// DOUBLY_PIPELINE
module DOUBLY_PIPELINE(clk,xi,yi,r,ang,xf,yf);
input signed[15:0] xi,yi;
input clk;
output reg signed [15:0] r,ang;
output reg signed [15:0] xf,yf;
 wire signed [15:0] ri,angi;
 wire  signed [15:0] xfi,yfi;
wire  signed [15:0] g1,g2,g3,g4,g5,g6,g7,g8;
ROTATING x1(clk,xi,yi,g1,g2,g3,g4,g5,g6,g7,g8,xfi,yfi);     
VECTORING x2(clk,xi,yi,g1,g2,g3,g4,g5,g6,g7,g8,ri,angi);  
always @(*)
begin 
xf<=xfi;
yf<=yfi;  
r<=ri;
ang<=angi;
end
endmodule
Size in the first run: roughly 97 I/O pins, roughly 74,000 um2 of cells after synthesis.
clock: 14.2 ns
lec_check: 0
cap_margin: 0
core_margin: 2
core_utilization: 68
slew_margin: 20
run.sh (not shown) runs the stock make flow with config.mk's settings and CLKGATE_MAP_FILE=.
The starting point died in global routing on GRT-0232.
Next try:
- ABC_AREA: default -> 1
- CAP_MARGIN: 0 -> 20
- CORE_UTILIZATION: 68 -> 72
- CTS_CLUSTER_SIZE: default -> 31
- PLACE_DENSITY: default -> 0.64
- SETUP_SLACK_MARGIN: default -> 3.76
- clock period: 14.2 -> 12.8 ns (I/O delays scaled with it)
=> The changed run did not get past global routing on GRT-0232; die area came out lower by 8.1%; area after synthesis came out lower by 2.8%; synthesized cell count came out higher by 11%.
Next try:
- ABC_AREA: 1 -> default
- CORE_UTILIZATION: 72 -> 47
- CTS_CLUSTER_SIZE: 31 -> default
- PLACE_DENSITY: 0.64 -> default
- SETUP_SLACK_MARGIN: 3.76 -> default
- clock period: 12.8 -> 22.5 ns (I/O delays scaled with it)
Now the flow completed with no timing, DRC or antenna violations.
Synthesized area climbs by 2.8%.
Die size climbs by about 60%.
Synthesized cell count drops by about 10%.
Next try:
- CORE_UTILIZATION: 47 -> 40
- clock period: 22.5 -> 25.0 ns (I/O delays scaled with it)
- routed wire length is about the same
- die area went up by about a fifth
- synthesized area does not change
- final area went up slightly
- global-route usage went down by 2.9 points
Next try:
- ABC_AREA: default -> 1
- CORE_UTILIZATION: 40 -> 51
- CTS_CLUSTER_DIAMETER: default -> 260
- GPL_TIMING_DRIVEN: default -> 0
- MAX_ROUTING_LAYER: default -> met5
- PLACE_DENSITY_LB_ADDON: default -> 0.01
- SETUP_SLACK_MARGIN: default -> 1.84
- clock period: 25.0 -> 20.3 ns (I/O delays scaled with it)
The new run went through all stages and came out clean.
Maximum frequency grows by 33%.
Non-clock buffer count climbs by 18.
Clock-buffer cell count goes down by 12.
Routed wire length came out lower by 11%.
Worst hold slack loses 0.0090 ns.
Core utilization increases by 12 points.
First-iteration DRC count shrinks by 30%.
Synthesized area is lower by 2.8%.

---

DOUBLY_PIPELINE again, from the RTL that the note above started with.
make LEC_CHECK=0 CAP_MARGIN=10 CORE_MARGIN=2 CORE_UTILIZATION=72 CTS_CLUSTER_DIAMETER=133 CTS_CLUSTER_SIZE=57 HOLD_SLACK_MARGIN=-0.1 SLEW_MARGIN=20 finish   # period 12.1 ns
The first run failed in global routing (5_1_grt).
==> next run, changes <==
--- a/flow/config.mk
+++ b/flow/config.mk
@@ -8 +8,2 @@
-export CAP_MARGIN = 10
+export CAP_MARGIN = 20
+export CORE_ASPECT_RATIO = 1.62
@@ -11,3 +11,0 @@
-export CTS_CLUSTER_DIAMETER = 133
-export CTS_CLUSTER_SIZE = 57
-export HOLD_SLACK_MARGIN = -0.1
@@ -14,0 +13 @@
+export TNS_END_PERCENT = 5
==> flow/constraint.sdc (replaced) <==
create_clock -name core_clock -period 16.9 [get_ports {clk}]
set_input_delay 3.3800 -clock core_clock [delete_from_list [all_inputs] [get_ports {clk}]]
set_output_delay 3.3800 -clock core_clock [all_outputs]
set_load 0.01 [all_outputs]
Effect: The new run never finished: it broke off in global routing (5_1_grt). Synthesized area does not change. Die size hardly moves. Synthesized cell count does not change.

---

## run C
DOUBLY_PIPELINE again, from the RTL that the note above started with.
make LEC_CHECK=0 ABC_AREA=1 CAP_MARGIN=10 CELL_PAD_IN_SITES_DETAIL_PLACEMENT=1 CORE_MARGIN=2 CORE_UTILIZATION=71 CTS_CLUSTER_DIAMETER=342 CTS_CLUSTER_SIZE=80 GPL_ROUTABILITY_DRIVEN=0 GPL_TIMING_DRIVEN=0 PLACE_DENSITY_LB_ADDON=0.25 SETUP_SLACK_MARGIN=-2.0 SLEW_MARGIN=10 finish   # period 31.4 ns
Status: run C FAILED at 3_5_place_dp (tool error)
Here is what was changed in the inputs of run D compared with run C.
==> flow/config.mk <==
export PLATFORM = sky130hd
export DESIGN_NAME = DOUBLY_PIPELINE
export DESIGN_NICKNAME = DOUBLY_PIPELINE
export VERILOG_FILES = /design/flow/design.v
export SDC_FILE = /design/flow/constraint.sdc
export NUM_CORES = 4
export LEC_CHECK = 0
export ABC_AREA = 1
export CAP_MARGIN = 10
export CORE_MARGIN = 2
export CORE_UTILIZATION = 71
export CTS_CLUSTER_DIAMETER = 221
export CTS_CLUSTER_SIZE = 80
export GPL_ROUTABILITY_DRIVEN = 1
export GPL_TIMING_DRIVEN = 1
export PLACE_DENSITY = 0.67
export SETUP_SLACK_MARGIN = 4.62
export SLEW_MARGIN = 20
==> flow/constraint.sdc <==
create_clock -name core_clock -period 15.5 [get_ports {clk}]
set_input_delay 3.1000 -clock core_clock [delete_from_list [all_inputs] [get_ports {clk}]]
set_output_delay 3.1000 -clock core_clock [all_outputs]
set_load 0.01 [all_outputs]
==> comparison <==
Status: run D FAILED at 5_1_grt (tool error)
For floorplan row count, run D and run C come out practically identical.
For flop and latch count out of synthesis, run D and run C come out practically identical.
Aoi/oai-family share of the synthesized area essentially unchanged between run D and run C.
Comparing run C against run D, there is no change at all in count of boundary I/O pins.
Comparing run C against run D, there is no change at all in cell count after synthesis.
As far as register share after synthesis goes, run C and run D are indistinguishable; the numbers are identical.
As far as number of unique standard cell types used by synthesis is concerned, run D and run C perform about the same.
As far as cell count listed in synth_stat.txt goes, run C and run D are indistinguishable; the numbers are identical.
Run D against run C: number of input and output port buffers inserted shows no meaningful change, chip area in the Yosys report shows no meaningful change.
As far as area after synthesis goes, run C and run D are indistinguishable; the numbers are identical.
